### design/flow/design.v
`timescale 1ns / 1ps
module Filter(
  	input clk,
	input rst,
	input en,
	input [3:0] addr,
	output reg [8:0] out
    );
reg signed [8:0] sobel_val;
always @(*) begin
	case(addr)
		4'd1, 4'd3, 4'd5, 4'd7: sobel_val = -9'sd1;
		4'd4: sobel_val = 9'sd4;
		default: sobel_val = 9'sd0;
	endcase
end
always@(posedge clk) begin
		if(rst) begin
			out <= 0;
		end
		if(en) begin
			out <= sobel_val;
		end
	end
endmodule
`timescale 1ns / 1ps
module convolution(
  	input clk,
	input signed [8:0] in1,  
	input signed [8:0] in2,
	input [8:0] height,
	input [8:0] width,
	input rst,
	input en,
	input clear,
	output reg [20:0] out,
	output reg done
    );
	reg signed [26:0] data;
	reg [9:0] counter;
	always@(posedge clk) begin
		if(rst || clear)
			counter <= 0;
		else if(en) begin
			if(counter < (height*width)) begin
				counter <= counter + 1;
			end
			else begin
				counter <= 1;
			end
		end
	end
	always@(posedge clk) begin
		if(rst || clear) begin
			data <= 0;
			done <= 0;
		end
		else if(en) begin
			if(counter < (height*width)) begin
				data <= data + in1*in2;
				done <= 0;
			end
			else begin
				if(data > 1048575)
					out <= 1048575;
				else if (data < -1048576) 
					out <= -1048576;
				else
					out <= data; 
				data <= in1*in2;
				done <= 1; 
			end
		end
	end
endmodule
`timescale 1ns / 1ps
module maxpool(
   	input signed [20:0] in,
	input clk,
	input rst,
	input en,
	input [3:0] factor,
	output reg done,
	output reg [20:0] out,
	output [20:0] max
    );
	reg signed [20:0] cur_max;
	reg signed [20:0] abs_max;
	reg [7:0] counter;
	wire [7:0] size;
	wire [4:0] addr;
	wire [20:0] tempout;
	assign addr = counter;
	assign size = factor*factor;
	assign tempout = cur_max;
	assign max = abs_max;
	always@(posedge clk) begin
		if(rst) begin
			cur_max <= 21'b100000000000000000000;
			abs_max <= 0;
			counter <= 0;
			done <= 0;
		end
		else begin
		done <= 0;
		if(en) begin
			if(counter < size) begin
				counter <= counter + 1;
				if(in > cur_max) begin
					cur_max <= in;
				end
			end
			else begin
				done <= 1;
				counter <= 1;
				out <= cur_max;
				cur_max <= in;
			end
			if(in > abs_max) begin
				abs_max <= in;
			end
		end
		end
	end
endmodule
`timescale 1ns / 1ps
module address_l1(
  	input clk,
	input rst,
	input en,
	input [8:0] ht_sm,
	input [8:0] ht_lg,
	input [8:0] wt_sm,
	input [8:0] wt_lg,
	input [9:0] count,
	output [17:0] address_lg,
	output reg conv_done
    );
	wire [8:0] addrx, addry;
	reg [8:0] ADDRX, ADDRY;
	reg [8:0] OFFSET_X, OFFSET_Y;
	assign addrx = ADDRX + OFFSET_X;
	assign addry = ADDRY + OFFSET_Y;
	assign address_lg = addrx + addry*wt_lg;
	always@(posedge clk) begin
		if(rst) begin
			ADDRX <= 0;
			ADDRY <= 0;
			OFFSET_X <= 0;
			OFFSET_Y <= 0;
			conv_done <= 0;
		end
		else if(en) begin
			if(ADDRX < (wt_sm-1)) begin
				ADDRX <= ADDRX + 1;
				conv_done <= 0;
			end
			else begin
				ADDRX <= 0;
				if(ADDRY < (ht_sm-1)) begin
					ADDRY <= ADDRY + 1;
				end
				else begin
					ADDRY <= 0;
				end
			end
			if (count==(ht_sm*wt_sm-1)) begin
				if(OFFSET_X < (wt_lg-wt_sm)) begin
					OFFSET_X <= OFFSET_X + 1;
				end
				else begin
					OFFSET_X <= 0;
					if(OFFSET_Y < (ht_lg-ht_sm)) begin
						OFFSET_Y <= OFFSET_Y + 1;
					end
					else begin
						ADDRX <= 0;
						ADDRY <= 0;
						OFFSET_X <= 0;
						OFFSET_Y <= 0;
						conv_done <= 1;
					end
				end
			end
		end
	end
endmodule
`timescale 1ns / 1ps
module address_l2(
	input clk,
	input rst,
	input en,
	input [8:0] ht_sm,
	input [8:0] ht_lg,
	input [8:0] wt_sm,
	input [8:0] wt_lg,
	input [9:0] count1,
	input [8:0] factor,
	output [17:0] address_lg,
	output reg conv_done
    );
	wire [8:0] addrx, addry;
	reg [8:0] ADDRX, ADDRY;
	reg [8:0] OFFSET_X1, OFFSET_Y1, OFFSET_X2, OFFSET_Y2;
	wire [9:0] limit1;
	wire [9:0] limit2;
	assign limit1 = ht_sm*wt_sm-1;
	assign limit2 = factor*factor-1;
	assign addrx = ADDRX + OFFSET_X1 + OFFSET_X2;
	assign addry = ADDRY + OFFSET_Y1 + OFFSET_Y2;
	assign address_lg = addrx + addry*wt_lg;
	reg [9:0] count2;
	always @(posedge clk) begin
		if (rst) begin
			count2 <= 0;
		end
		else if (en) begin
			if(count1 == limit1) begin
				if(count2 < limit2) begin
					count2 <= count2 + 1;
				end
				else 
					count2 <= 0;
			end
		end
	end
	always@(posedge clk) begin
		if(rst) begin
			ADDRX <= 0;
			ADDRY <= 0;
			OFFSET_X1 <= 0;
			OFFSET_Y1 <= 0;
			OFFSET_X2 <= 0;
			OFFSET_Y2 <= 0;
			conv_done <= 0; 
		end
		else if(en) begin
			if(ADDRX < (wt_sm-1)) begin
				ADDRX <= ADDRX + 1;
				conv_done <= 0;
			end
			else begin
				ADDRX <= 0;
				if(ADDRY < (ht_sm-1)) begin
					ADDRY <= ADDRY + 1;
				end
				else begin
					ADDRY <= 0;
				end
			end
			if (count1==limit1) begin
				if(OFFSET_X1 < factor-1) begin
					OFFSET_X1 <= OFFSET_X1 + 1;
				end
				else begin
					OFFSET_X1 <= 0;
					if(OFFSET_Y1 < factor-1) begin
						OFFSET_Y1 <= OFFSET_Y1 + 1;
					end
					else begin
						OFFSET_X1 <= 0;
						OFFSET_Y1 <= 0;
					end
				end
				if (count2==limit2) begin
					if(OFFSET_X2 < (wt_lg-wt_sm-factor*2+1)) begin
						OFFSET_X2 <= OFFSET_X2 + factor;
					end
					else begin
						OFFSET_X2 <= 0;
						if(OFFSET_Y2 < (ht_lg-ht_sm-factor*2+1)) begin
							OFFSET_Y2 <= OFFSET_Y2 + factor;
						end
						else begin
							ADDRX <= 0;
							ADDRY <= 0;
							OFFSET_X1 <= 0;
							OFFSET_Y1 <= 0;
							OFFSET_Y2 <= 0;
							conv_done <= 1;
						end
					end
				end
			end
		end
	end
endmodule
`timescale 1ns / 1ps
module Top_convolution(
 input clk,
	input rst,
	input start,
	input en,
	input [12:0] addr,
	output [20:0] out,
	output [20:0] max_pl,
	output reg done,
	output pat_en,
	output [9:0] pat_addr,
	input [7:0] pat_dout,
	output img_en,
	output [17:0] img_addr,
	input [7:0] img_dout,
	output pc_en,
	output pc_we,
	output [9:0] pc_addr,
	output [10:0] pc_din,
	input [10:0] pc_dout,
	output ic_en,
	output ic_we,
	output [17:0] ic_addr,
	output [10:0] ic_din,
	input [10:0] ic_dout,
	output pl_en,
	output pl_we,
	output [12:0] pl_addr,
	output [20:0] pl_din,
	input [20:0] pl_dout
    );
	assign out = out_pl;
	reg [8:0] HT_SM, WT_SM;
	wire [8:0] ht_sm, wt_sm; 
	reg [8:0] HT_LG, WT_LG;
	wire [8:0] ht_lg, wt_lg;
	assign ht_sm = HT_SM;
	assign wt_sm = WT_SM;
	assign ht_lg = HT_LG;
	assign wt_lg = WT_LG;
	parameter [8:0] height_fil = 10, width_fil = 8, side_lap = 3, height_filpro = 8, width_filpro = 6,
	height_image = 48, width_image = 40, height_impro = 46, width_impro = 38, factor = 5;
	parameter [3:0] idle = 0, setup = 1, conv_p1 = 2, conv_p2 = 3, delay_p1 = 4, delay_p2 = 5, maxpl = 6, read = 15;
	reg [3:0] current_state, next_state;
	wire done_conv, done_maxpl;
	reg en_conv;
	wire en_maxpl;
	reg en_cnt_l1, en_cnt_l2, en_cnt_sm;
	reg clear;
	wire conv_done_l1, conv_done_l2;
	reg [1:0] conv_sel;
	assign en_maxpl = (conv_sel==3)? done_conv:0;
	wire signed [8:0] in1, in2;
	wire [20:0] out_conv;
	assign in1 = (conv_sel==2'b00)? 0: 
					(conv_sel==2'b01)? out_f: 
					(conv_sel==2'b10)? out_i:out_ip[10:2];
	assign in2 = (conv_sel==2'b00)? 0: 
					(conv_sel==2'b11)? out_fp[10:2]: out_lap;
	wire signed [20:0] in_maxpl, out_maxpl;
	assign in_maxpl = out_conv;
	reg [9:0] ADDR_SM;
	wire [17:0] addr_lg_l1;
	wire [17:0] addr_lg_l2;
	reg [17:0] ADDR_OUT;
	wire en_f, en_i, en_fp, en_ip, en_lap, en_pl;
	reg wr_ip, wr_fp, wr_pl;
	wire [9:0] addr_f;
	wire [17:0] addr_i;
	wire [9:0] addr_fp;
	wire [17:0] addr_ip;
	wire [12:0] addr_pl;
	wire [3:0] addr_lap;
	wire [10:0] in_fp, in_ip;
	wire [10:0] out_fp, out_ip;
	wire signed [20:0] in_pl;
	assign in_fp = out_conv[10:0];
	assign in_ip = out_conv[10:0];
	assign in_pl = out_maxpl;
	wire signed [8:0] out_lap;
	wire signed [7:0] out_i, out_f;	
	wire signed [20:0] out_pl;
	assign en_lap = (conv_sel==3||conv_sel==0)? 0:1;
	assign en_f = (conv_sel==1)? 1:0;
	assign en_i = (conv_sel==2)? 1:0;
	assign en_fp = (conv_sel==0)? 0:
						(conv_sel==1)? done_conv:
						(conv_sel==3)? 1:0;
	assign en_ip = (conv_sel==0)? 0:
						(conv_sel==2)? done_conv:
						(conv_sel==3)? 1:0;
	assign en_pl = (done)? en:done_maxpl;
	assign addr_f = (conv_sel==1)? addr_lg_l1:0;
	assign addr_i = (conv_sel==2)? addr_lg_l1:0;
	assign addr_lap = (conv_sel==0||conv_sel==3)? 0:ADDR_SM;
	assign addr_ip = (conv_sel==0)? 0: 
						  (conv_sel==3)? addr_lg_l2:ADDR_OUT; 
	assign addr_fp = (conv_sel==0)? 0: 
						  (conv_sel==1)? ADDR_OUT[9:0]:ADDR_SM;
	assign addr_pl = (done)? addr:ADDR_OUT[12:0];
	Filter Sobel (
    .clk(clk), 
    .rst(rst), 
    .en(en_lap), 
    .addr(addr_lap),  
    .out(out_lap)
    );
	assign pat_en = en_f;
	assign pat_addr = addr_f;
	assign out_f = pat_dout;
	assign img_en = en_i;
	assign img_addr = addr_i;
	assign out_i = img_dout;
	assign pc_en = en_fp;
	assign pc_we = wr_fp;
	assign pc_addr = addr_fp;
	assign pc_din = in_fp;
	assign out_fp = pc_dout;
	assign ic_en = en_ip;
	assign ic_we = wr_ip;
	assign ic_addr = addr_ip;
	assign ic_din = in_ip;
	assign out_ip = ic_dout;
	assign pl_en = en_pl;
	assign pl_we = wr_pl;
	assign pl_addr = addr_pl;
	assign pl_din = in_pl;
	assign out_pl = pl_dout;
	wire out_trig;
	assign out_trig = (conv_sel==2'b11)? done_maxpl:done_conv;
	always@(posedge clk) begin
		if(rst || clear) begin
			ADDR_OUT <= 0;
		end
		else if(out_trig) begin
			ADDR_OUT <= ADDR_OUT + 1;
		end	
	end
	address_l1 addr_l1 (
    .clk(clk), 
    .rst(rst||clear), 
    .en(en_cnt_l1), 
    .ht_sm(ht_sm), 
    .ht_lg(ht_lg), 
    .wt_sm(wt_sm), 
    .wt_lg(wt_lg), 
    .count(ADDR_SM), 
    .address_lg(addr_lg_l1), 
    .conv_done(conv_done_l1)
    );
	address_l2 addr_l2 (
    .clk(clk), 
    .rst(rst||clear), 
    .en(en_cnt_l2), 
    .ht_sm(ht_sm), 
    .ht_lg(ht_lg), 
    .wt_sm(wt_sm), 
    .wt_lg(wt_lg), 
	 .count1(ADDR_SM),
    .factor(factor), 
    .address_lg(addr_lg_l2), 
    .conv_done(conv_done_l2)
    );
	always@(posedge clk) begin
		if(rst||clear) begin
			ADDR_SM <= 0;
		end
		else if(en_cnt_l1||en_cnt_l2) begin
			if(ADDR_SM < (ht_sm*wt_sm-1)) begin
				ADDR_SM <= ADDR_SM + 1;
			end
			else begin
				ADDR_SM <= 0;
			end	
		end
	end
	convolution convolution (
	 .clk(clk),
    .in1(in1), 
    .in2(in2), 
    .height(ht_sm), 
    .width(wt_sm), 
    .rst(rst), 
    .en(en_conv), 
	 .clear(clear),
    .out(out_conv), 
    .done(done_conv)
    );
	maxpool maxpool (
    .in(in_maxpl), 
    .clk(clk), 
    .rst(rst), 
    .en(en_maxpl), 
    .factor(factor), 
    .done(done_maxpl), 
    .out(out_maxpl),
	 .max(max_pl)
    );
	always @(posedge clk) begin 
		if (rst) begin
			HT_SM <= 0;
			WT_SM <= 0;
			HT_LG <= 0;
			WT_SM <= 0;
			en_conv <= 0;
			en_cnt_l1 <= 0;
			en_cnt_l2 <= 0;
			wr_ip <= 0;
			wr_fp <= 0;
			wr_pl <= 0;
			clear <= 0;
			conv_sel <= 2'b00;
			done <= 0;
			current_state <= idle;
		end
		else
		case(current_state)
			idle: begin
				if(start)
					current_state <= setup;
				else
					current_state <= idle;
			end
			setup: begin
				case(conv_sel) 
					0: begin
						HT_SM <= side_lap;
						WT_SM <= side_lap;
						HT_LG <= height_fil;
						WT_LG <= width_fil;
						en_cnt_l1 <= 1;
						wr_fp <= 1;
						conv_sel <= 2'b01;
					end
					1: begin
						HT_SM <= side_lap;
						WT_SM <= side_lap;
						HT_LG <= height_image;
						WT_LG <= width_image;
						en_cnt_l1 <= 1;
						wr_ip <= 1;
						conv_sel <= 2'b10;
					end
					2: begin
						HT_SM <= height_filpro;
						WT_SM <= width_filpro;
						HT_LG <= height_impro;
						WT_LG <= width_impro;
						en_cnt_l2 <= 1;
						wr_pl <= 1;
						conv_sel <= 2'b11;
					end
				endcase
				current_state <= conv_p1;
			end
			conv_p1: begin
				en_conv <= 1;
				if(conv_done_l1) begin
					en_cnt_l1 <= 0;
					current_state <= conv_p2;
				end
				else if(conv_sel != 3)
					current_state <= conv_p1;
				else
					current_state <= maxpl;
			end
			conv_p2: begin
				en_conv <= 0;
				current_state <= delay_p1;
			end
			maxpl: begin
				if(conv_done_l2) begin
					en_cnt_l2 <= 0;
					current_state <= delay_p1;
				end
				else
					current_state <= maxpl;
			end
			delay_p1: begin
				if(conv_sel==3) begin
					if(done_maxpl) begin
						clear <= 1;
						wr_pl <= 0;
						current_state <= delay_p2;
					end
					else 
						current_state <= delay_p1;
				end
				else begin
					clear <= 1;
					wr_fp <= 0;
					wr_ip <= 0;
					current_state <= delay_p2;
				end
			end
			delay_p2: begin
				clear <= 0;
				if (conv_sel != 3) 
					current_state <= setup;
				else begin
					current_state <= read;
					conv_sel <= 2'b00;
				end
			end
			read: begin
				conv_sel <= 2'b00;
				done <= 1;
			end
		endcase
	end
endmodule
### design/flow/run.sh
#!/bin/bash
# the make line also repeats each setting of config.mk as NAME=value (left out here)
make -C /OpenROAD-flow-scripts/flow DESIGN_CONFIG=/design/flow/config.mk WORK_HOME=/design/flow/orfs CLKGATE_MAP_FILE= finish
### design/flow/config.mk
export PLATFORM = sky130hd
export DESIGN_NAME = Top_convolution
export DESIGN_NICKNAME = Top_convolution
export VERILOG_FILES = /design/flow/design.v
export SDC_FILE = /design/flow/constraint.sdc
export NUM_CORES = 4
export LEC_CHECK = 0
export CAP_MARGIN = 35
export CELL_PAD_IN_SITES_DETAIL_PLACEMENT = 0
export CELL_PAD_IN_SITES_GLOBAL_PLACEMENT = 2
export CORE_ASPECT_RATIO = 1.0
export CORE_MARGIN = 9
export CORE_UTILIZATION = 25
export CTS_CLUSTER_SIZE = 50
export HOLD_SLACK_MARGIN = -0.09
export MAX_ROUTING_LAYER = met4
export MIN_ROUTING_LAYER = met1
export SETUP_SLACK_MARGIN = -0.97
export SLEW_MARGIN = 15
export TNS_END_PERCENT = 95
### design/flow/constraint.sdc
create_clock -name core_clock -period 11.0 [get_ports {clk}]
set_input_delay 2.2000 -clock core_clock [delete_from_list [all_inputs] [get_ports {clk}]]
set_output_delay 2.2000 -clock core_clock [all_outputs]
set_load 0.01 [all_outputs]
==> run_results.csv, run 1 <==
group,metric,value,unit
cells_and_area,syn_to_final_growth,16.9,%
critical_path,arrival,7.81,ns
logic_synthesis,syn-instance-count,3064,
grt,track_usage,13.4,%
logic_synthesis,ys_seq_share,23.7,%
pwr,total_leakage_power,0.0136,µW
logic_synthesis,top_area_cell,"dfxtp_1",
floorplanning,ios,239,
pwr,ir_drop,0.0000888,V
drt,post_drt_via_cell_ratio,4.53,
logic_synthesis,yosys-stat-cells,3064,
grt,antenna_found_initial,2,
clocking,htreeDepth,2,
pwr,power.group.top,"clock",
logic_synthesis,ys_async_sr_fraction,0,%
critical_path,crit_path_top_delay_cell,"clkdlybuf4s50_1",
final_timing,setup_tns,0,ns
placed_design,dp.cells,4529,
floorplanning,fp.dieW,345,µm
flow_run,tool_warnings,55,
placed_design,numPortBuffers,190,
logic_synthesis,common_cells,"376 x ha_1, 295 x inv_1, 258 x nor2_1, 246 x dfxtp_1, 206 x nand2_1",
min_path,hold_depth,1,
logic_synthesis,synth_cell_type_count,94,
logic_synthesis,synthXorXnorAreaFrac,5.56,%
logic_synthesis,top_area_share,18.4,%
critical_path,max_stage_delay,0.63,ns
pwr,power_density,97.0,mW/mm²
clocking,clockRootBuffer,"clkbuf_16",
final_timing,skew,0.0302,ns
logic_synthesis,yosys.area_share.adder,27.4,%
logic_synthesis,top_logic_kind,"adder cells",
critical_path,worstSetupEndpoint,"ic_addr[11]",
final_timing,worst_pin_slew,0.836,ns
final_timing,rsz0062_at_grt,"false",
min_path,hold_path_class,"reg2reg",
clocking,cts_made_buffers,40,
logic_synthesis,simple_gate_share,18.3,%
cells_and_area,nets,3764,
clocking,post_cts_buffers,0,
logic_synthesis,ys_chip_area,0.0268,mm²
min_path,min_to,"en_conv",
cells_and_area,fillers,11325,
pwr,p_sw,878,µW
critical_path,worst_ep_required_time,8.80,ns
placed_design,place.gp.congestion,0.764,
grt,first_global_vias,21317,
logic_synthesis,ys.flops,293,
logic_synthesis,synth_warnings,6,
critical_path,end_kind,"output pin",
min_path,worstHoldStart,"current_state[6]",
critical_path,crit_type,"reg2out",
floorplanning,die_h,345,µm
final_timing,setup_viol,0,
drt,firstDrtPassIters,5,
pwr,p_sw_share,28.9,%
final_timing,period_used_share,91.0,%
pwr,clock_power_share,45.4,%
cells_and_area,seq_area,0.00634,mm²
cells_and_area,instances_no_fill,4603,
clocking,insertion_delay,0.58,ns
cells_and_area,combGateArea,0.0186,mm²
pwr,internal_power,2160,µW
logic_synthesis,synthMuxAreaShare,3.86,%
cells_and_area,stdcell_area,0.0313,mm²
critical_path,start_kind,"flop",
pwr,p_seq_share,37.6,%
logic_synthesis,topCellsByArea,"dfxtp_1 18%, ha_1 18%, fa_1 9.8%",
critical_path,cp.depth,25,
drt,drcViolationCount,0,
grt,grt_max_degree,71,
critical_path,crit_start,"addr_l2.ADDRY[2]",
clocking,hold_buffers,0,
pwr,clock_power,1380,µW
pwr,powerSeq,1140,µW
logic_synthesis,synthesis.area,0.0268,mm²
clocking,clkTransAtPathRegs,0.06,ns
outcome,status,"finished clean",
drt,drt_iter0_drc,865,
logic_synthesis,avgSynthCellArea,8.74,µm²
final_timing,max_freq,99.9,MHz
final_timing,drv_slew,0,
drt,wire_per_inst,17.3,µm
floorplanning,dieArea,0.119,mm²
logic_synthesis,aoi_share,14.2,%
drt,antenna_left,0,
critical_path,worst-r2r-cell-count,29,
floorplanning,fp_util,25.3,%
critical_path,crit_fanout,8,
floorplanning,rows,119,
final_timing,final.min_clock_period,10.01,ns
drt,vias,20868,
critical_path,rr_startpoint,"conv_sel[1]",
grt,grt_pass1_wl,127,mm
pwr,combPwrFrac,17.0,%
placed_design,postPlaceCellArea,0.0299,mm²
logic_synthesis,most_common_cell,"ha_1",
pwr,p_comb,515,µW
final_timing,max-slew-margin-rel,44.2,%
flow_run,drv_cap,0,
clocking,postCtsResizedCells,0,
critical_path,r2r_end,"convolution.data[26]",
placed_design,hpwl,62.6,mm
final_timing,holdWs,0.436,ns
clocking,cts_tree,"built",
critical_path,path_buffers,3,
clocking,clock_path_buffers,3,
grt,grt.overflow.total,0,
clocking,numClockSinks,293,
drt,routed_wl,79.5,mm
critical_path,cp_top_family,"adder cells",
critical_path,crit_top_cell,"ha_1",
floorplanning,core_area,0.106,mm²
logic_synthesis,dominantRegCellSynth,"dfxtp_1",
final_timing,hold_violations,0,
logic_synthesis,edf_count,47,
critical_path,regToRegSetupSlack,2.46,ns
==> layer usage <==
| layer | global-route usage [%] | part of all wire (%) |
|---|---|---|
| met5 | - | 0 |
| met4 | 2.69 | 1.7 |
| met3 | 1.49 | 2.4 |
| met2 | 21.8 | 46 |
| met1 | 18.0 | 50 |
==> metrics by stage <==
stage | setup slack, ns | utilization (%) | total power (µW)
6_report | 0.990 | 29.6 | 3040
5_1_grt | 0.569 | 29.6 | 3200
4_1_cts | 0.939 | 29.6 | 3100
3_5_place_dp | 0.707 | 28.3 | 1690
3_3_place_gp | 0.743 | 28.3 | 1690
2_1_floorplan | 1.39 | - | 1530
==> final cells by class <==
type                            instances  share of cell area (%)
Multi-Input combinational cell       2325                    59.3
Clock buffer                           52                    3.44
Tap cell                             1391                    5.56
Antenna cell                            1                 0.00800
Clock inverter                         20                   0.880
Inverter                              295                    3.54
Timing Repair Buffer                  226                    6.96
Sequential cell                       293                    20.3
==> run 2, diff against run 1 <==
CAP_MARGIN = 25   (was 35)
CELL_PAD_IN_SITES_DETAIL_PLACEMENT = default   (was 0)
CELL_PAD_IN_SITES_GLOBAL_PLACEMENT = default   (was 2)
CORE_ASPECT_RATIO = 0.9   (was 1.0)
CORE_MARGIN = 2   (was 9)
CORE_UTILIZATION = 71   (was 25)
CTS_CLUSTER_DIAMETER = 58   (was default)
CTS_CLUSTER_SIZE = 35   (was 50)
HOLD_SLACK_MARGIN = default   (was -0.09)
PLACE_DENSITY = 0.65   (was default)
SETUP_SLACK_MARGIN = 1.07   (was -0.97)
SLEW_MARGIN = 40   (was 15)
TNS_END_PERCENT = default   (was 95)
clock period = 6.08 ns   (was 11.0 ns; I/O delays follow)
==> run_results.csv, run 2 <==
group,metric,value,unit
grt,track_usage,87.1,%
placed_design,numPortBuffers,190,
placed_design,postPlaceCellArea,0.0315,mm²
logic_synthesis,ys_chip_area,0.0268,mm²
logic_synthesis,yosys-stat-cells,3064,
logic_synthesis,top_logic_kind,"adder cells",
floorplanning,dieArea,0.0393,mm²
logic_synthesis,topCellsByArea,"dfxtp_1 18%, ha_1 18%, fa_1 9.8%",
placed_design,place.gp.congestion,0.929,
logic_synthesis,synth_cell_type_count,94,
clocking,numClockSinks,293,
logic_synthesis,syn-instance-count,3064,
logic_synthesis,synthesis.area,0.0268,mm²
clocking,clock_path_buffers,3,
floorplanning,fp.dieW,209,µm
logic_synthesis,top_area_cell,"dfxtp_1",
floorplanning,die_h,188,µm
placed_design,dp.cells,3895,
logic_synthesis,yosys.area_share.adder,27.4,%
clocking,htreeDepth,1,
logic_synthesis,avgSynthCellArea,8.74,µm²
outcome,stop_error,"[ERROR GRT-0232] Routing congestion too high. Check the congestion heatmap in the GUI.",
logic_synthesis,dominantRegCellSynth,"dfxtp_1",
floorplanning,rows,67,
clocking,clockRootBuffer,"clkbuf_16",
grt,grt.overflow.total,732,
placed_design,dp_slack,-2.50,ns
outcome,status,"did not finish",
logic_synthesis,aoi_share,14.2,%
logic_synthesis,common_cells,"376 x ha_1, 295 x inv_1, 258 x nor2_1, 246 x dfxtp_1, 206 x nand2_1",
logic_synthesis,ys_async_sr_fraction,0,%
logic_synthesis,ys_seq_share,23.7,%
logic_synthesis,synthMuxAreaShare,3.86,%
floorplanning,fp_util,71.9,%
floorplanning,ios,239,
logic_synthesis,edf_count,47,
outcome,stop_stage,"5_1_grt",
logic_synthesis,synthXorXnorAreaFrac,5.56,%
logic_synthesis,simple_gate_share,18.3,%
placed_design,hpwl,59.5,mm
logic_synthesis,synth_warnings,6,
logic_synthesis,ys.flops,293,
logic_synthesis,top_area_share,18.4,%
floorplanning,core_area,0.0372,mm²
logic_synthesis,most_common_cell,"ha_1",
clocking,cts_made_buffers,24,
run 2: per-layer routing:
metal	overflow	track usage, %
met5	-	-
met4	213	92.8
met3	40	70.7
met2	464	102
met1	15	82.5
run 2: what timing repair did:
action                     CTS
hold buffers                 0
buffers inserted            69
pin swaps                  211
gates resized              482
cloned                       0
setup endpoints to repair  111
hold endpoints to repair     0
run 2: through the flow:
step                hold slack [ns]  setup TNS (ns)  power (µW)  utilization, %
CTS                           0.442          -39.67        4890            91.9
floorplan                     0.398          -19.38        2790               -
detailed placement            0.429          -57.42        3180            84.7
global placement              0.434          -50.82        3110            84.7
==> run 3, diff against run 2 <==
ABC_AREA = 1   (was default)
CAP_MARGIN = 5   (was 25)
CELL_PAD_IN_SITES_DETAIL_PLACEMENT = 2   (was default)
CELL_PAD_IN_SITES_GLOBAL_PLACEMENT = 2   (was default)
CORE_ASPECT_RATIO = 0.94   (was 0.9)
CORE_UTILIZATION = 40   (was 71)
CTS_CLUSTER_DIAMETER = 387   (was 58)
CTS_CLUSTER_SIZE = 12   (was 35)
GPL_ROUTABILITY_DRIVEN = 0   (was default)
GPL_TIMING_DRIVEN = 0   (was default)
MIN_ROUTING_LAYER = met2   (was met1)
PLACE_DENSITY = default   (was 0.65)
PLACE_DENSITY_LB_ADDON = 0.11   (was default)
SLEW_MARGIN = 10   (was 40)
clock period = 5.75 ns   (was 6.08 ns; I/O delays follow)
==> run_results.csv, run 3 <==
group,metric,value,unit
outcome,status,"did not finish",
outcome,stop_stage,"4_1_cts",
outcome,stop_error,"[ERROR DPL-0033] detailed placement checks failed during check placement.",
logic_synthesis,syn-instance-count,3776,
logic_synthesis,synthXorXnorAreaFrac,3.73,%
floorplanning,fp_util,40.4,%
logic_synthesis,top_area_share,17.8,%
placed_design,dp.cells,4891,
logic_synthesis,topCellsByArea,"dfxtp_1 18%, ha_1 17%, fa_1 9.5%",
logic_synthesis,yosys-stat-cells,3776,
placed_design,hpwl,93.8,mm
logic_synthesis,edf_count,47,
logic_synthesis,synthesis.area,0.0277,mm²
floorplanning,die_h,259,µm
logic_synthesis,simple_gate_share,23.8,%
floorplanning,fp.dieW,275,µm
floorplanning,ios,239,
logic_synthesis,common_cells,"685 x nand2_1, 605 x inv_1, 383 x nor2_1, 376 x ha_1, 311 x a21oi_1",
floorplanning,rows,93,
logic_synthesis,top_area_cell,"dfxtp_1",
logic_synthesis,synth_warnings,6,
floorplanning,core_area,0.0685,mm²
logic_synthesis,most_common_cell,"nand2_1",
floorplanning,dieArea,0.0714,mm²
logic_synthesis,ys_async_sr_fraction,0,%
placed_design,numPortBuffers,210,
logic_synthesis,ys_seq_share,22.9,%
logic_synthesis,synth_cell_type_count,67,
logic_synthesis,synthMuxAreaShare,0.0361,%
placed_design,postPlaceCellArea,0.0321,mm²
logic_synthesis,top_logic_kind,"adder cells",
logic_synthesis,avgSynthCellArea,7.33,µm²
logic_synthesis,yosys.area_share.adder,26.5,%
logic_synthesis,ys_chip_area,0.0277,mm²
logic_synthesis,dominantRegCellSynth,"dfxtp_1",
logic_synthesis,ys.flops,293,
logic_synthesis,aoi_share,12.2,%
run 3: per-stage QoR:
step / worst slack, ns / power (µW) / setup TNS [ns] / util (%)
3_5_place_dp: -2.45 / 4080 / -82.96 / 46.8
2_1_floorplan: -0.742 / 3480 / -14.93 / -
3_3_place_gp: -2.17 / 3950 / -69.78 / 46.8
==> run 4, diff against run 3 <==
CAP_MARGIN = 20   (was 5)
CELL_PAD_IN_SITES_DETAIL_PLACEMENT = default   (was 2)
CELL_PAD_IN_SITES_GLOBAL_PLACEMENT = default   (was 2)
CORE_ASPECT_RATIO = 0.5   (was 0.94)
CORE_UTILIZATION = 72   (was 40)
CTS_CLUSTER_DIAMETER = 308   (was 387)
CTS_CLUSTER_SIZE = 95   (was 12)
GPL_ROUTABILITY_DRIVEN = default   (was 0)
GPL_TIMING_DRIVEN = default   (was 0)
MAX_ROUTING_LAYER = default   (was met4)
MIN_ROUTING_LAYER = default   (was met2)
PLACE_DENSITY_LB_ADDON = default   (was 0.11)
SETUP_SLACK_MARGIN = default   (was 1.07)
SLEW_MARGIN = 20   (was 10)
TNS_END_PERCENT = 20   (was default)
clock period = 5.19 ns   (was 5.75 ns; I/O delays follow)
==> run_results.csv, run 4 <==
group,metric,value,unit
outcome,status,"did not finish",
outcome,stop_stage,"5_1_grt",
outcome,stop_error,"[ERROR GRT-0232] Routing congestion too high. Check the congestion heatmap in the GUI.",
clocking,numClockSinks,293,
floorplanning,dieArea,0.0401,mm²
placed_design,dp_slack,-2.22,ns
logic_synthesis,syn-instance-count,3776,
logic_synthesis,aoi_share,12.2,%
grt,track_usage,71.5,%
logic_synthesis,ys_async_sr_fraction,0,%
logic_synthesis,synth_warnings,6,
logic_synthesis,ys_chip_area,0.0277,mm²
grt,grt.overflow.total,16,
logic_synthesis,synthesis.area,0.0277,mm²
logic_synthesis,most_common_cell,"nand2_1",
logic_synthesis,synth_cell_type_count,67,
floorplanning,core_area,0.0377,mm²
logic_synthesis,ys.flops,293,
logic_synthesis,topCellsByArea,"dfxtp_1 18%, ha_1 17%, fa_1 9.5%",
logic_synthesis,avgSynthCellArea,7.33,µm²
logic_synthesis,edf_count,47,
placed_design,place.gp.congestion,1.02,
floorplanning,fp_util,73.5,%
clocking,htreeDepth,1,
logic_synthesis,top_area_share,17.8,%
clocking,clockRootBuffer,"clkbuf_16",
logic_synthesis,yosys-stat-cells,3776,
placed_design,hpwl,67.0,mm
floorplanning,rows,50,
logic_synthesis,synthXorXnorAreaFrac,3.73,%
logic_synthesis,top_logic_kind,"adder cells",
logic_synthesis,synthMuxAreaShare,0.0361,%
clocking,cts_made_buffers,7,
logic_synthesis,yosys.area_share.adder,26.5,%
logic_synthesis,simple_gate_share,23.8,%
logic_synthesis,dominantRegCellSynth,"dfxtp_1",
placed_design,numPortBuffers,190,
floorplanning,fp.dieW,281,µm
clocking,clock_path_buffers,3,
logic_synthesis,top_area_cell,"dfxtp_1",
floorplanning,die_h,143,µm
floorplanning,ios,239,
logic_synthesis,common_cells,"685 x nand2_1, 605 x inv_1, 383 x nor2_1, 376 x ha_1, 311 x a21oi_1",
logic_synthesis,ys_seq_share,22.9,%
[run 4: per-layer routing]
metal  GRT usage, %  overflow
met1           70.6         0
met2           89.0         6
met5           42.6         1
met4           63.5         8
met3           59.6         1
[run 4: stage by stage]
step | utilization [%] | std cells | cell area (µm²)
2_1_floorplan | - | 3777 | 28200
3_3_place_gp | 87.4 | 4739 | 32900
4_1_cts | 89.8 | 4756 | 33800
3_5_place_dp | 87.4 | 4739 | 32900
[run 4: timing repair]
item | CTS
pin swaps | 96
buffers inserted | 9
resized | 231
setup endpoints to repair | 54
hold buffers | 0
==> run 5, diff against run 4 <==
ABC_AREA = default   (was 1)
CAP_MARGIN = 25   (was 20)
CORE_ASPECT_RATIO = 0.92   (was 0.5)
CORE_UTILIZATION = 71   (was 72)
CTS_CLUSTER_DIAMETER = default   (was 308)
CTS_CLUSTER_SIZE = 35   (was 95)
HOLD_SLACK_MARGIN = -0.08   (was default)
MAX_ROUTING_LAYER = met4   (was default)
MIN_ROUTING_LAYER = met1   (was default)
PLACE_DENSITY = 0.65   (was default)
SETUP_SLACK_MARGIN = 2.1   (was default)
SLEW_MARGIN = 10   (was 20)
TNS_END_PERCENT = default   (was 20)
clock period = 7.58 ns   (was 5.19 ns; I/O delays follow)
==> run_results.csv, run 5 <==
group,metric,value,unit
floorplanning,fp_util,71.7,%
logic_synthesis,synth_cell_type_count,94,
logic_synthesis,synthesis.area,0.0268,mm²
logic_synthesis,ys_chip_area,0.0268,mm²
logic_synthesis,yosys-stat-cells,3064,
clocking,hold_buffers,0,
logic_synthesis,topCellsByArea,"dfxtp_1 18%, ha_1 18%, fa_1 9.8%",
logic_synthesis,synthMuxAreaShare,3.86,%
logic_synthesis,most_common_cell,"ha_1",
clocking,numClockSinks,293,
floorplanning,dieArea,0.0393,mm²
logic_synthesis,dominantRegCellSynth,"dfxtp_1",
logic_synthesis,top_area_cell,"dfxtp_1",
floorplanning,rows,68,
outcome,status,"did not finish",
logic_synthesis,avgSynthCellArea,8.74,µm²
logic_synthesis,ys_async_sr_fraction,0,%
floorplanning,fp.dieW,206,µm
placed_design,numPortBuffers,190,
logic_synthesis,yosys.area_share.adder,27.4,%
placed_design,place.gp.congestion,0.937,
clocking,htreeDepth,2,
clocking,clock_path_buffers,3,
logic_synthesis,syn-instance-count,3064,
logic_synthesis,ys_seq_share,23.7,%
logic_synthesis,synth_warnings,6,
logic_synthesis,ys.flops,293,
clocking,clockRootBuffer,"clkbuf_16",
placed_design,dp_slack,-1.25,ns
logic_synthesis,simple_gate_share,18.3,%
floorplanning,ios,239,
logic_synthesis,aoi_share,14.2,%
outcome,stop_stage,"5_1_grt",
floorplanning,core_area,0.0374,mm²
logic_synthesis,top_area_share,18.4,%
clocking,cts_made_buffers,35,
placed_design,hpwl,55.0,mm
logic_synthesis,common_cells,"376 x ha_1, 295 x inv_1, 258 x nor2_1, 246 x dfxtp_1, 206 x nand2_1",
logic_synthesis,edf_count,47,
logic_synthesis,synthXorXnorAreaFrac,5.56,%
logic_synthesis,top_logic_kind,"adder cells",
floorplanning,die_h,190,µm
## run 5: stage by stage
step / total power [µW] / cells / instance area (µm²)
after CTS: 4330 / 3934 / 33300
after detailed placement: 2530 / 3804 / 30800
after global placement: 2480 / 3801 / 30700
after floorplan: 2240 / 3065 / 27400
## run 5: repair_timing
item,CTS
resized,346
setup buffers,66
setup endpoints to repair,63
pin swaps,187
==> run 6, diff against run 5 <==
CORE_ASPECT_RATIO = 1.34   (was 0.92)
CORE_UTILIZATION = 40   (was 71)
CTS_CLUSTER_SIZE = default   (was 35)
HOLD_SLACK_MARGIN = default   (was -0.08)
MIN_ROUTING_LAYER = met2   (was met1)
SETUP_SLACK_MARGIN = 1.07   (was 2.1)
SLEW_MARGIN = 40   (was 10)
clock period = 6.62 ns   (was 7.58 ns; I/O delays follow)
==> run_results.csv, run 6 <==
group,metric,value,unit
logic_synthesis,yosys-stat-cells,3064,
pwr,internal_power,3350,µW
final_timing,final.min_clock_period,7.84,ns
logic_synthesis,top_logic_kind,"adder cells",
clocking,clkTransAtPathRegs,0.07,ns
placed_design,place.gp.congestion,0.980,
final_timing,setup_viol,40,
pwr,total_leakage_power,0.0157,µW
logic_synthesis,edf_count,47,
logic_synthesis,synthesis.area,0.0268,mm²
final_timing,hold_violations,0,
clocking,clockRootBuffer,"clkbuf_16",
floorplanning,fp.dieW,227,µm
drt,drt_iter0_drc,5360,
logic_synthesis,ys.flops,293,
pwr,ir_drop,0.000242,V
final_timing,max-slew-margin-rel,42.3,%
clocking,htreeDepth,1,
final_timing,drv_slew,0,
grt,antenna_found_initial,0,
logic_synthesis,common_cells,"376 x ha_1, 295 x inv_1, 258 x nor2_1, 246 x dfxtp_1, 206 x nand2_1",
pwr,power_density,136,mW/mm²
drt,post_drt_via_cell_ratio,7.27,
cells_and_area,syn_to_final_growth,31.8,%
min_path,worstHoldStart,"current_state[6]",
drt,antenna_left,0,
pwr,p_total,4810,µW
critical_path,crit_fanout,2,
drt,firstDrtPassIters,8,
flow_run,drv_cap,0,
final_timing,period_used_share,118,%
critical_path,arrival,6.52,ns
floorplanning,ios,239,
logic_synthesis,top_area_share,18.4,%
critical_path,max_stage_delay,0.52,ns
final_timing,worst_pin_slew,0.865,ns
clocking,cts_made_buffers,29,
pwr,combPwrFrac,24.8,%
grt,grt_max_degree,100,
drt,drcViolationCount,0,
flow_run,tool_warnings,58,
pwr,p_sw_share,30.3,%
floorplanning,rows,109,
logic_synthesis,avgSynthCellArea,8.74,µm²
critical_path,cp.depth,25,
critical_path,worst_ep_required_time,5.30,ns
pwr,clock_power,1720,µW
logic_synthesis,synth_cell_type_count,94,
pwr,powerSeq,1900,µW
final_timing,max_freq,128,MHz
drt,routed_wl,76.6,mm
critical_path,rr_startpoint,"conv_sel[2]",
critical_path,worstSetupEndpoint,"ic_addr[12]",
critical_path,crit_start,"addr_l2.ADDRY[2]",
grt,grt_pass1_wl,120,mm
min_path,hold_depth,1,
logic_synthesis,synthMuxAreaShare,3.86,%
logic_synthesis,simple_gate_share,18.3,%
critical_path,r2r_end,"convolution.data[26]",
logic_synthesis,most_common_cell,"ha_1",
floorplanning,dieArea,0.0690,mm²
pwr,p_seq_share,39.5,%
grt,first_global_vias,34148,
logic_synthesis,ys_chip_area,0.0268,mm²
clocking,insertion_delay,0.60,ns
placed_design,hpwl,56.8,mm
logic_synthesis,aoi_share,14.2,%
clocking,cts_tree,"built",
outcome,so_faults,"negative setup slack",
grt,grt.overflow.total,0,
min_path,hold_path_class,"reg2reg",
floorplanning,core_area,0.0661,mm²
drt,vias,32203,
critical_path,crit_type,"reg2out",
critical_path,crit_top_cell,"fa_2",
critical_path,crit_path_top_delay_cell,"fa_2",
clocking,clock_path_buffers,3,
logic_synthesis,yosys.area_share.adder,27.4,%
clocking,numClockSinks,293,
logic_synthesis,topCellsByArea,"dfxtp_1 18%, ha_1 18%, fa_1 9.8%",
logic_synthesis,top_area_cell,"dfxtp_1",
floorplanning,fp_util,40.5,%
grt,track_usage,34.2,%
logic_synthesis,syn-instance-count,3064,
logic_synthesis,dominantRegCellSynth,"dfxtp_1",
logic_synthesis,synthXorXnorAreaFrac,5.56,%
drt,wire_per_inst,17.3,µm
logic_synthesis,synth_warnings,6,
critical_path,regToRegSetupSlack,-0.76,ns
pwr,clock_power_share,35.8,%
final_timing,rsz0062_at_grt,"true",
pwr,p_sw,1460,µW
floorplanning,die_h,303,µm
logic_synthesis,ys_seq_share,23.7,%
outcome,status,"finished with violations",
critical_path,worst-r2r-cell-count,28,
critical_path,path_buffers,5,
pwr,power.group.top,"registers",
final_timing,skew,0.0311,ns
critical_path,start_kind,"flop",
final_timing,final.setup.worst_slack,-1.22,ns
critical_path,cp_top_family,"adder cells",
final_timing,holdWs,0.429,ns
clocking,hold_buffers,0,
logic_synthesis,ys_async_sr_fraction,0,%
critical_path,end_kind,"output pin",
pwr,p_comb,1190,µW
min_path,min_to,"en_conv",
cells_and_area,nets,4101,
placed_design,numPortBuffers,190,
run 6: repair_timing:
action                     4_1_cts  5_1_grt
resized                        388      219
hold endpoints to repair         0        0
pin swaps                      199      208
cloned                           0        0
setup endpoints to repair       54      105
setup buffers                   56       30
run 6: final cells by class:
cell class                 count  area [µm²]
sequential                   293        6370
clock inverter                15         140
tap                          888        1110
fill                        5953       30900
timing repair buffer         574        4820
multi-input combinational   2325       20900
clock buffer                  37         816
antenna                        1        2.50
inverter                     295        1120
run 6: per-stage QoR:
| step | TNS [ns] | util, % | setup WS (ns) | cell area, µm² | instances |
|---|---|---|---|---|---|
| 2_1_floorplan | -9.19 | - | -1.29 | 27300 | 3065 |
| 3_3_place_gp | -35.44 | 48.2 | -1.94 | 31900 | 4289 |
| 3_5_place_dp | -36.42 | 48.2 | -1.99 | 31900 | 4289 |
| 4_1_cts | -20.66 | 51.6 | -1.22 | 34100 | 4397 |
| 5_1_grt | -28.20 | 53.3 | -1.38 | 35300 | 4427 |
| 6_report | -20.59 | 53.3 | -1.22 | 35300 | 4428 |
run 6: layer usage:
layer  global-route usage, %  share of wire [%]  up-vias
li1                        -                  -    11355
met1                       -                  0    11637
met2                    43.8                 54     8290
met3                    38.2                 35      921
met4                    7.17                 11        0
met5                       -                  0        -
==> run 7, diff against run 6 <==
CAP_MARGIN = 20   (was 25)
CORE_ASPECT_RATIO = default   (was 1.34)
CORE_UTILIZATION = 57   (was 40)
MAX_ROUTING_LAYER = default   (was met4)
MIN_ROUTING_LAYER = default   (was met2)
PLACE_DENSITY = default   (was 0.65)
SETUP_SLACK_MARGIN = default   (was 1.07)
SLEW_MARGIN = 20   (was 40)
clock period = 5.66 ns   (was 6.62 ns; I/O delays follow)
==> run_results.csv, run 7 <==
group,metric,value,unit
pwr,ir_drop,0.000189,V
grt,track_usage,30.3,%
final_timing,setup_viol,47,
logic_synthesis,avgSynthCellArea,8.74,µm²
placed_design,hpwl,56.4,mm
critical_path,worst_ep_required_time,4.53,ns
critical_path,crit_start,"addr_l2.ADDRY[1]",
placed_design,place.gp.congestion,0.912,
drt,vias,23729,
flow_run,tool_warnings,60,
final_timing,final.min_clock_period,7.69,ns
pwr,power_density,167,mW/mm²
pwr,p_total,5880,µW
critical_path,path_buffers,7,
floorplanning,rows,79,
pwr,clock_power_share,38.9,%
logic_synthesis,yosys.area_share.adder,27.4,%
floorplanning,fp_util,57.6,%
critical_path,crit_path_top_delay_cell,"fa_2",
pwr,p_seq_share,37.7,%
min_path,worstHoldStart,"maxpool.cur_max[15]",
drt,routed_wl,75.9,mm
placed_design,postPlaceCellArea,0.0316,mm²
clocking,cts_made_buffers,36,
critical_path,regToRegSetupSlack,-1.80,ns
clocking,insertion_delay,0.56,ns
cells_and_area,instances_no_fill,4183,
clocking,numClockSinks,293,
placed_design,dp.cells,4038,
critical_path,worst-r2r-cell-count,30,
final_timing,holdWs,0.466,ns
logic_synthesis,simple_gate_share,18.3,%
logic_synthesis,ys.flops,293,
logic_synthesis,ys_async_sr_fraction,0,%
critical_path,rr_startpoint,"conv_sel[1]",
pwr,clock_power,2290,µW
clocking,cts_tree,"built",
drt,antenna_left,0,
logic_synthesis,dominantRegCellSynth,"dfxtp_1",
drt,wire_per_inst,18.2,µm
clocking,clkTransAtPathRegs,0.06,ns
critical_path,worstSetupEndpoint,"ic_addr[12]",
logic_synthesis,edf_count,47,
logic_synthesis,ys_chip_area,0.0268,mm²
grt,grt_pass1_wl,119,mm
grt,first_global_vias,23652,
outcome,status,"finished with violations",
logic_synthesis,top_logic_kind,"adder cells",
placed_design,numPortBuffers,190,
outcome,so_faults,"negative setup slack",
min_path,hold_path_class,"reg2reg",
floorplanning,fp.dieW,221,µm
grt,grt.overflow.total,0,
logic_synthesis,top_area_share,18.4,%
cells_and_area,stdcell_area,0.0352,mm²
min_path,min_to,"maxpool.out[15]",
min_path,hold_depth,0,
clocking,clockRootBuffer,"clkbuf_16",
pwr,combPwrFrac,23.4,%
cells_and_area,nets,4130,
flow_run,drv_cap,0,
grt,grt_max_degree,75,
pwr,powerSeq,2220,µW
critical_path,cp_top_family,"adder cells",
drt,drt_iter0_drc,1577,
final_timing,max-slew-margin-rel,47.1,%
final_timing,drv_slew,0,
logic_synthesis,synthXorXnorAreaFrac,5.56,%
cells_and_area,syn_to_final_growth,31.6,%
critical_path,max_stage_delay,0.58,ns
critical_path,end_kind,"output pin",
critical_path,start_kind,"flop",
logic_synthesis,topCellsByArea,"dfxtp_1 18%, ha_1 18%, fa_1 9.8%",
pwr,p_comb,1380,µW
logic_synthesis,ys_seq_share,23.7,%
logic_synthesis,synth_warnings,6,
critical_path,r2r_end,"convolution.data[26]",
floorplanning,ios,239,
critical_path,crit_fanout,3,
logic_synthesis,syn-instance-count,3064,
logic_synthesis,synth_cell_type_count,94,
final_timing,max_freq,130,MHz
final_timing,hold_violations,0,
pwr,p_sw,1760,µW
floorplanning,die_h,221,µm
critical_path,arrival,6.55,ns
grt,antenna_found_initial,1,
logic_synthesis,synthMuxAreaShare,3.86,%
critical_path,cp.depth,27,
critical_path,crit_type,"reg2out",
floorplanning,core_area,0.0465,mm²
pwr,internal_power,4120,µW
pwr,power.group.top,"clock",
pwr,total_leakage_power,0.0160,µW
logic_synthesis,common_cells,"376 x ha_1, 295 x inv_1, 258 x nor2_1, 246 x dfxtp_1, 206 x nand2_1",
logic_synthesis,aoi_share,14.2,%
logic_synthesis,most_common_cell,"ha_1",
floorplanning,dieArea,0.0487,mm²
logic_synthesis,yosys-stat-cells,3064,
final_timing,rsz0062_at_grt,"true",
final_timing,skew,0.0256,ns
clocking,htreeDepth,2,
final_timing,worst_pin_slew,0.794,ns
cells_and_area,fillers,3314,
final_timing,period_used_share,136,%
logic_synthesis,top_area_cell,"dfxtp_1",
clocking,clock_path_buffers,3,
pwr,p_sw_share,29.9,%
drt,drcViolationCount,0,
logic_synthesis,synthesis.area,0.0268,mm²
final_timing,final.setup.worst_slack,-2.03,ns
drt,post_drt_via_cell_ratio,5.67,
drt,firstDrtPassIters,7,
-- run 7: final cells by class --
cell class / count / area [µm²] / share of cell area, %
timing repair buffer: 596 / 5000 / 14.2
clock buffer: 49 / 1010 / 2.87
multi-input combinational: 2325 / 20800 / 59.1
sequential: 293 / 6360 / 18.1
clock inverter: 17 / 156 / 0.444
antenna: 1 / 2.50 / 0.00711
tap: 607 / 759 / 2.16
inverter: 295 / 1110 / 3.17
-- run 7: per-stage QoR --
stage	utilization (%)	setup TNS, ns	setup WS, ns
final	75.8	-55.12	-2.03
after global placement	68.1	-68.46	-2.69
after detailed placement	68.1	-71.94	-2.82
after CTS	73.9	-51.81	-1.97
after floorplan	-	-30.58	-2.06
after global routing	75.8	-65.99	-2.27
-- run 7: timing repair --
| item | in CTS | in global routing |
|---|---|---|
| buffers inserted | 62 | 34 |
| endpoints found under the setup margin | 52 | 63 |
| gates resized | 453 | 135 |
| hold buffers | 0 | 0 |
| pin swaps | 211 | 121 |
| gates cloned | 0 | 0 |
-- run 7: routing by layer --
metal	share of wire, %	vias to the layer above	global-route usage, %	wire length, µm
met3	6.1	138	5.35	4640
met1	44	11351	40.1	33200
met4	2.7	2	9.58	2040
met5	0.014	-	0	11
met2	47	724	50.5	36000
li1	-	11514	-	-
==> run 8, diff against run 7 <==
CAP_MARGIN = 25   (was 20)
CORE_ASPECT_RATIO = 0.83   (was default)
CORE_UTILIZATION = 71   (was 57)
CTS_CLUSTER_SIZE = 35   (was default)
MAX_ROUTING_LAYER = met4   (was default)
MIN_ROUTING_LAYER = met1   (was default)
PLACE_DENSITY = 0.65   (was default)
SLEW_MARGIN = 40   (was 20)
clock period = 7.8 ns   (was 5.66 ns; I/O delays follow)
==> run_results.csv, run 8 <==
group,metric,value,unit
outcome,status,"finished with violations",
outcome,so_faults,"negative setup slack",
critical_path,arrival,7.58,ns
critical_path,crit_fanout,5,
pwr,total_leakage_power,0.0152,µW
clocking,cts_tree,"built",
logic_synthesis,ys_async_sr_fraction,0,%
logic_synthesis,aoi_share,14.2,%
drt,drt_iter0_drc,4087,
logic_synthesis,top_area_cell,"dfxtp_1",
logic_synthesis,edf_count,47,
logic_synthesis,ys_seq_share,23.7,%
min_path,worstHoldStart,"maxpool.cur_max[0]",
logic_synthesis,synthXorXnorAreaFrac,5.56,%
grt,track_usage,43.6,%
drt,drcViolationCount,0,
drt,routed_wl,99.0,mm
pwr,p_sw,1350,µW
logic_synthesis,simple_gate_share,18.3,%
critical_path,end_kind,"output pin",
floorplanning,fp_util,72.3,%
final_timing,max-slew-margin-rel,30.8,%
clocking,htreeDepth,2,
logic_synthesis,common_cells,"376 x ha_1, 295 x inv_1, 258 x nor2_1, 246 x dfxtp_1, 206 x nand2_1",
clocking,clockRootBuffer,"clkbuf_16",
flow_run,tool_warnings,60,
logic_synthesis,dominantRegCellSynth,"dfxtp_1",
critical_path,r2r_end,"convolution.data[26]",
clocking,insertion_delay,0.57,ns
pwr,p_seq_share,37.1,%
grt,grt.overflow.total,0,
pwr,powerSeq,1620,µW
logic_synthesis,top_area_share,18.4,%
cells_and_area,stdcell_area,0.0333,mm²
cells_and_area,syn_to_final_growth,24.4,%
critical_path,max_stage_delay,0.74,ns
pwr,internal_power,3020,µW
placed_design,dp.cells,3819,
logic_synthesis,most_common_cell,"ha_1",
logic_synthesis,yosys-stat-cells,3064,
clocking,numClockSinks,293,
final_timing,final.setup.worst_slack,-1.34,ns
pwr,p_total,4360,µW
final_timing,final.min_clock_period,9.14,ns
final_timing,hold_violations,0,
placed_design,place.gp.congestion,0.957,
logic_synthesis,topCellsByArea,"dfxtp_1 18%, ha_1 18%, fa_1 9.8%",
pwr,clock_power_share,40.8,%
final_timing,period_used_share,117,%
grt,grt_max_degree,73,
critical_path,worst-r2r-cell-count,30,
pwr,p_comb,962,µW
critical_path,worst_ep_required_time,6.24,ns
logic_synthesis,ys_chip_area,0.0268,mm²
grt,grt_pass1_wl,134,mm
logic_synthesis,ys.flops,293,
cells_and_area,fin_util,90.0,%
drt,wire_per_inst,25.1,µm
flow_run,drv_cap,0,
critical_path,path_buffers,4,
min_path,min_to,"maxpool.out[0]",
final_timing,worst_pin_slew,1.03,ns
floorplanning,dieArea,0.0393,mm²
floorplanning,rows,64,
clocking,clkTransAtPathRegs,0.07,ns
logic_synthesis,synth_warnings,6,
final_timing,skew,0.0265,ns
critical_path,cp.depth,26,
logic_synthesis,synthesis.area,0.0268,mm²
pwr,clock_power,1780,µW
final_timing,holdWs,0.469,ns
floorplanning,core_area,0.0370,mm²
final_timing,drv_slew,0,
drt,antenna_left,0,
placed_design,postPlaceCellArea,0.0303,mm²
placed_design,numPortBuffers,190,
drt,vias,27248,
clocking,hold_buffers,0,
final_timing,max_freq,109,MHz
critical_path,worstSetupEndpoint,"ic_addr[13]",
critical_path,cp_top_family,"adder cells",
drt,post_drt_via_cell_ratio,6.90,
logic_synthesis,avgSynthCellArea,8.74,µm²
clocking,cts_made_buffers,34,
critical_path,crit_start,"addr_l2.OFFSET_Y1[2]",
critical_path,crit_top_cell,"ha_4",
pwr,combPwrFrac,22.1,%
grt,first_global_vias,25919,
critical_path,crit_path_top_delay_cell,"fa_1",
critical_path,crit_type,"reg2out",
critical_path,rr_startpoint,"conv_sel[1]",
floorplanning,ios,239,
drt,firstDrtPassIters,15,
final_timing,setup_viol,22,
pwr,power.group.top,"clock",
floorplanning,fp.dieW,217,µm
critical_path,start_kind,"flop",
pwr,p_sw_share,30.9,%
logic_synthesis,syn-instance-count,3064,
min_path,hold_path_class,"reg2reg",
final_timing,rsz0062_at_grt,"true",
pwr,power_density,131,mW/mm²
floorplanning,die_h,181,µm
logic_synthesis,synth_cell_type_count,94,
critical_path,regToRegSetupSlack,-0.40,ns
cells_and_area,nets,4011,
logic_synthesis,top_logic_kind,"adder cells",
logic_synthesis,synthMuxAreaShare,3.86,%
clocking,clock_path_buffers,3,
logic_synthesis,yosys.area_share.adder,27.4,%
min_path,hold_depth,0,
pwr,ir_drop,0.000172,V
cells_and_area,instances_no_fill,3950,
grt,antenna_found_initial,2,
placed_design,hpwl,55.9,mm
run 8: metrics by stage:
| step | setup TNS [ns] | setup slack, ns |
|---|---|---|
| floorplan | -0.347 | -0.347 |
| global placement | -9.30 | -1.07 |
| detailed placement | -12.02 | -1.21 |
| CTS | -0.828 | -0.249 |
| global route | -10.85 | -1.10 |
| finish | -8.89 | -1.34 |
run 8: final cells by class:
class / instances / area, µm²
flip-flops and latches: 293 / 6350
clock inverters: 18 / 256
repair buffers: 479 / 4040
well taps: 495 / 619
diodes: 2 / 5.00
inverters: 295 / 1110
fillers: 1534 / 3690
multi-input cells: 2325 / 20000
clock buffers: 43 / 926
run 8: routing by layer:
layer | track usage, % | vias to the layer above | wire (µm)
met5 | - | - | 0
li1 | - | 11278 | -
met2 | 70.2 | 2433 | 43300
met4 | 20.8 | 0 | 8850
met3 | 8.47 | 940 | 12400
met1 | 52.7 | 12597 | 34400
run 8: what timing repair did:
| item | 4_1_cts | 5_1_grt |
|---|---|---|
| cloned | 0 | 0 |
| gates resized | 257 | 145 |
| setup buffers | 47 | 22 |
| setup endpoints to repair | 29 | 33 |
| pin swaps | 138 | 113 |
==> run 9, diff against run 8 <==
ABC_AREA = 1   (was default)
CAP_MARGIN = 5   (was 25)
CELL_PAD_IN_SITES_GLOBAL_PLACEMENT = 2   (was default)
CORE_ASPECT_RATIO = 1.34   (was 0.83)
CORE_UTILIZATION = 40   (was 71)
CTS_CLUSTER_DIAMETER = 36   (was default)
CTS_CLUSTER_SIZE = 83   (was 35)
GPL_ROUTABILITY_DRIVEN = 0   (was default)
MIN_ROUTING_LAYER = met2   (was met1)
SETUP_SLACK_MARGIN = 1.07   (was default)
clock period = 5.75 ns   (was 7.8 ns; I/O delays follow)
==> run_results.csv, run 9 <==
group,metric,value,unit
critical_path,path_buffers,6,
logic_synthesis,synth_warnings,6,
floorplanning,fp.dieW,231,µm
outcome,status,"finished with violations",
drt,vias,38580,
cells_and_area,nets,5021,
critical_path,crit_start,"addr_l2.ADDRY[1]",
final_timing,max_freq,134,MHz
critical_path,worst-r2r-cell-count,35,
logic_synthesis,common_cells,"685 x nand2_1, 605 x inv_1, 383 x nor2_1, 376 x ha_1, 311 x a21oi_1",
logic_synthesis,aoi_share,12.2,%
final_timing,drv_slew,0,
logic_synthesis,edf_count,47,
critical_path,cp_top_family,"adder cells",
grt,use_met3,47.8,%
critical_path,r2r_end,"convolution.data[24]",
pwr,p_comb,2590,µW
drt,firstDrtPassIters,53,
logic_synthesis,synthesis.area,0.0277,mm²
critical_path,crit_path_top_delay_cell,"fa_1",
logic_synthesis,synthXorXnorAreaFrac,3.73,%
pwr,p_sw,2900,µW
critical_path,worstSetupEndpoint,"ic_addr[12]",
cells_and_area,stdcell_area,0.0404,mm²
critical_path,cp.depth,27,
final_timing,setup_tns,-44.48,ns
logic_synthesis,most_common_cell,"nand2_1",
final_timing,setup_viol,51,
min_path,hold_depth,1,
clocking,cts_tree,"built",
logic_synthesis,synth_cell_type_count,67,
logic_synthesis,yosys-stat-cells,3776,
critical_path,regToRegSetupSlack,-0.84,ns
floorplanning,ios,239,
min_path,worstHoldStart,"current_state[6]",
placed_design,hpwl,73.8,mm
pwr,total_leakage_power,0.0190,µW
floorplanning,core_area,0.0685,mm²
final_timing,max-slew-margin-rel,43.9,%
pwr,power_density,210,mW/mm²
critical_path,rr_startpoint,"conv_sel[3]",
drt,drt_iter0_drc,6996,
logic_synthesis,topCellsByArea,"dfxtp_1 18%, ha_1 17%, fa_1 9.5%",
pwr,combPwrFrac,30.5,%
final_timing,skew,0.0501,ns
logic_synthesis,ys.flops,293,
logic_synthesis,yosys.area_share.adder,26.5,%
final_timing,holdWs,0.427,ns
clocking,hold_buffers,0,
final_timing,final.min_clock_period,7.46,ns
clocking,cts_made_buffers,58,
final_timing,period_used_share,130,%
pwr,clock_power_share,43.5,%
critical_path,crit_type,"reg2out",
critical_path,worst_ep_required_time,4.60,ns
min_path,hold_path_class,"reg2reg",
drt,antenna_left,0,
logic_synthesis,top_logic_kind,"adder cells",
clocking,clkTransAtPathRegs,0.06,ns
flow_run,tool_warnings,60,
final_timing,rsz0062_at_grt,"true",
placed_design,numPortBuffers,190,
logic_synthesis,syn-instance-count,3776,
cells_and_area,combGateArea,0.0220,mm²
cells_and_area,syn_to_final_growth,45.9,%
clocking,clockRootBuffer,"clkbuf_16",
grt,track_usage,42.9,%
clocking,clock_path_buffers,3,
floorplanning,dieArea,0.0714,mm²
critical_path,start_kind,"flop",
grt,met2_usage,53.6,%
logic_synthesis,simple_gate_share,23.8,%
floorplanning,fp_util,40.4,%
pwr,power.group.top,"clock",
critical_path,max_stage_delay,0.49,ns
drt,wire_per_inst,18.4,µm
clocking,numClockSinks,293,
pwr,p_sw_share,34.2,%
logic_synthesis,ys_async_sr_fraction,0,%
grt,grt.overflow.total,0,
logic_synthesis,top_area_cell,"dfxtp_1",
pwr,powerSeq,2200,µW
outcome,so_faults,"design-rule violations, negative setup slack",
min_path,min_to,"en_conv",
cells_and_area,fillers,6188,
pwr,clock_power,3690,µW
drt,routed_wl,99.2,mm
grt,grt_max_degree,93,
grt,grt_use_met1,0,%
logic_synthesis,top_area_share,17.8,%
floorplanning,die_h,309,µm
placed_design,postPlaceCellArea,0.0341,mm²
pwr,ir_drop,0.000292,V
critical_path,crit_fanout,3,
cells_and_area,seq_area,0.00638,mm²
final_timing,final.setup.worst_slack,-1.71,ns
clocking,htreeDepth,2,
logic_synthesis,dominantRegCellSynth,"dfxtp_1",
grt,first_global_vias,41440,
cells_and_area,instances_no_fill,5400,
grt,antenna_found_initial,2,
critical_path,arrival,6.31,ns
logic_synthesis,avgSynthCellArea,7.33,µm²
logic_synthesis,ys_seq_share,22.9,%
placed_design,dp.cells,5136,
flow_run,drv_cap,0,
pwr,p_seq_share,26.0,%
final_timing,worst_pin_slew,0.839,ns
logic_synthesis,synthMuxAreaShare,0.0361,%
logic_synthesis,ys_chip_area,0.0277,mm²
grt,grt_busiest_layer,"met2",
floorplanning,rows,111,
drt,drcViolationCount,2,
pwr,internal_power,5580,µW
final_timing,hold_violations,0,
drt,post_drt_via_cell_ratio,7.14,
critical_path,end_kind,"output pin",
clocking,insertion_delay,0.67,ns
grt,grt_pass1_wl,152,mm
[run 9: routing by layer]
metal  part of all wire (%)  wire length (µm)
met2                     54             53400
met5                      0                 0
met3                     34             33800
met1                      0                 0
met4                     12             12000
[run 9: through the flow]
stage | total power (µW) | setup WS [ns] | util, %
detailed placement | 4200 | -1.83 | 49.9
CTS | 8220 | -1.62 | 56.6
floorplan | 3480 | -0.742 | -
global placement | 4170 | -1.79 | 49.8
global route | 8810 | -1.97 | 59.0
finish | 8470 | -1.71 | 59.0
[run 9: timing repair]
item                       in CTS  in global routing
pin swaps                     319                205
resized                       631                261
cloned                          2                  0
setup endpoints to repair      57                106
buffers inserted               84                 59
[run 9: final cells by class]
class	instances	share of cell area, %
timing repair buffer	725	15.7
tap	904	2.80
clock inverter	42	1.32
multi-input combinational	2739	54.5
inverter	620	5.87
timing repair inverter	1	0.0217
antenna	8	0.0496
clock buffer	68	3.94
sequential	293	15.8
==> run 10, diff against run 9 <==
CAP_MARGIN = 25   (was 5)
CELL_PAD_IN_SITES_GLOBAL_PLACEMENT = default   (was 2)
CORE_UTILIZATION = 72   (was 40)
CTS_CLUSTER_DIAMETER = 356   (was 36)
CTS_CLUSTER_SIZE = 17   (was 83)
GPL_ROUTABILITY_DRIVEN = default   (was 0)
MIN_ROUTING_LAYER = met1   (was met2)
SETUP_SLACK_MARGIN = -0.16   (was 1.07)
clock period = 4.74 ns   (was 5.75 ns; I/O delays follow)
==> run_results.csv, run 10 <==
group,metric,value,unit
floorplanning,ios,239,
logic_synthesis,synth_cell_type_count,67,
logic_synthesis,yosys.area_share.adder,26.5,%
logic_synthesis,yosys-stat-cells,3776,
logic_synthesis,top_logic_kind,"adder cells",
logic_synthesis,top_area_share,17.8,%
logic_synthesis,avgSynthCellArea,7.33,µm²
logic_synthesis,synthXorXnorAreaFrac,3.73,%
placed_design,dp.cells,4736,
placed_design,numPortBuffers,190,
clocking,clockRootBuffer,"clkbuf_16",
placed_design,hpwl,71.8,mm
logic_synthesis,most_common_cell,"nand2_1",
logic_synthesis,synthMuxAreaShare,0.0361,%
logic_synthesis,syn-instance-count,3776,
placed_design,dp_slack,-2.63,ns
floorplanning,die_h,231,µm
floorplanning,core_area,0.0381,mm²
logic_synthesis,top_area_cell,"dfxtp_1",
floorplanning,fp_util,72.7,%
outcome,stop_error,"[ERROR GRT-0116] Global routing finished with congestion. Check the congestion regions in the DRC Viewer.",
grt,track_usage,79.9,%
grt,grt.overflow.total,349,
floorplanning,rows,83,
placed_design,place.gp.congestion,1.05,
logic_synthesis,ys_seq_share,22.9,%
clocking,numClockSinks,293,
logic_synthesis,synthesis.area,0.0277,mm²
logic_synthesis,common_cells,"685 x nand2_1, 605 x inv_1, 383 x nor2_1, 376 x ha_1, 311 x a21oi_1",
logic_synthesis,edf_count,47,
logic_synthesis,aoi_share,12.2,%
logic_synthesis,synth_warnings,6,
floorplanning,dieArea,0.0401,mm²
logic_synthesis,dominantRegCellSynth,"dfxtp_1",
clocking,clock_path_buffers,3,
logic_synthesis,simple_gate_share,23.8,%
clocking,htreeDepth,1,
clocking,hold_buffers,0,
floorplanning,fp.dieW,173,µm
logic_synthesis,ys_chip_area,0.0277,mm²
logic_synthesis,ys_async_sr_fraction,0,%
outcome,status,"did not finish",
clocking,cts_made_buffers,21,
logic_synthesis,ys.flops,293,
outcome,stop_stage,"5_1_grt",
logic_synthesis,topCellsByArea,"dfxtp_1 18%, ha_1 17%, fa_1 9.5%",
-- run 10: timing repair --
action | CTS
setup buffers | 87
cloned | 1
endpoints found under the setup margin | 55
resized | 545
pin swaps | 337
-- run 10: metrics by stage --
step                      utilization [%]  hold WS (ns)  area [µm²]  total power [µW]
after detailed placement             88.0         0.411       33600              5010
after floorplan                         -         0.394       28800              4220
after CTS                            95.3         0.438       36300              7170
after global placement               88.0         0.411       33500              4900
-- run 10: layer usage --
layer  overflow  GRT usage, %
met1          7          75.6
met2        216          99.6
met3         12          56.2
met4        114          87.1
met5          -             -
Power figures rest on the tool's default switching activity, not on a simulated workload.
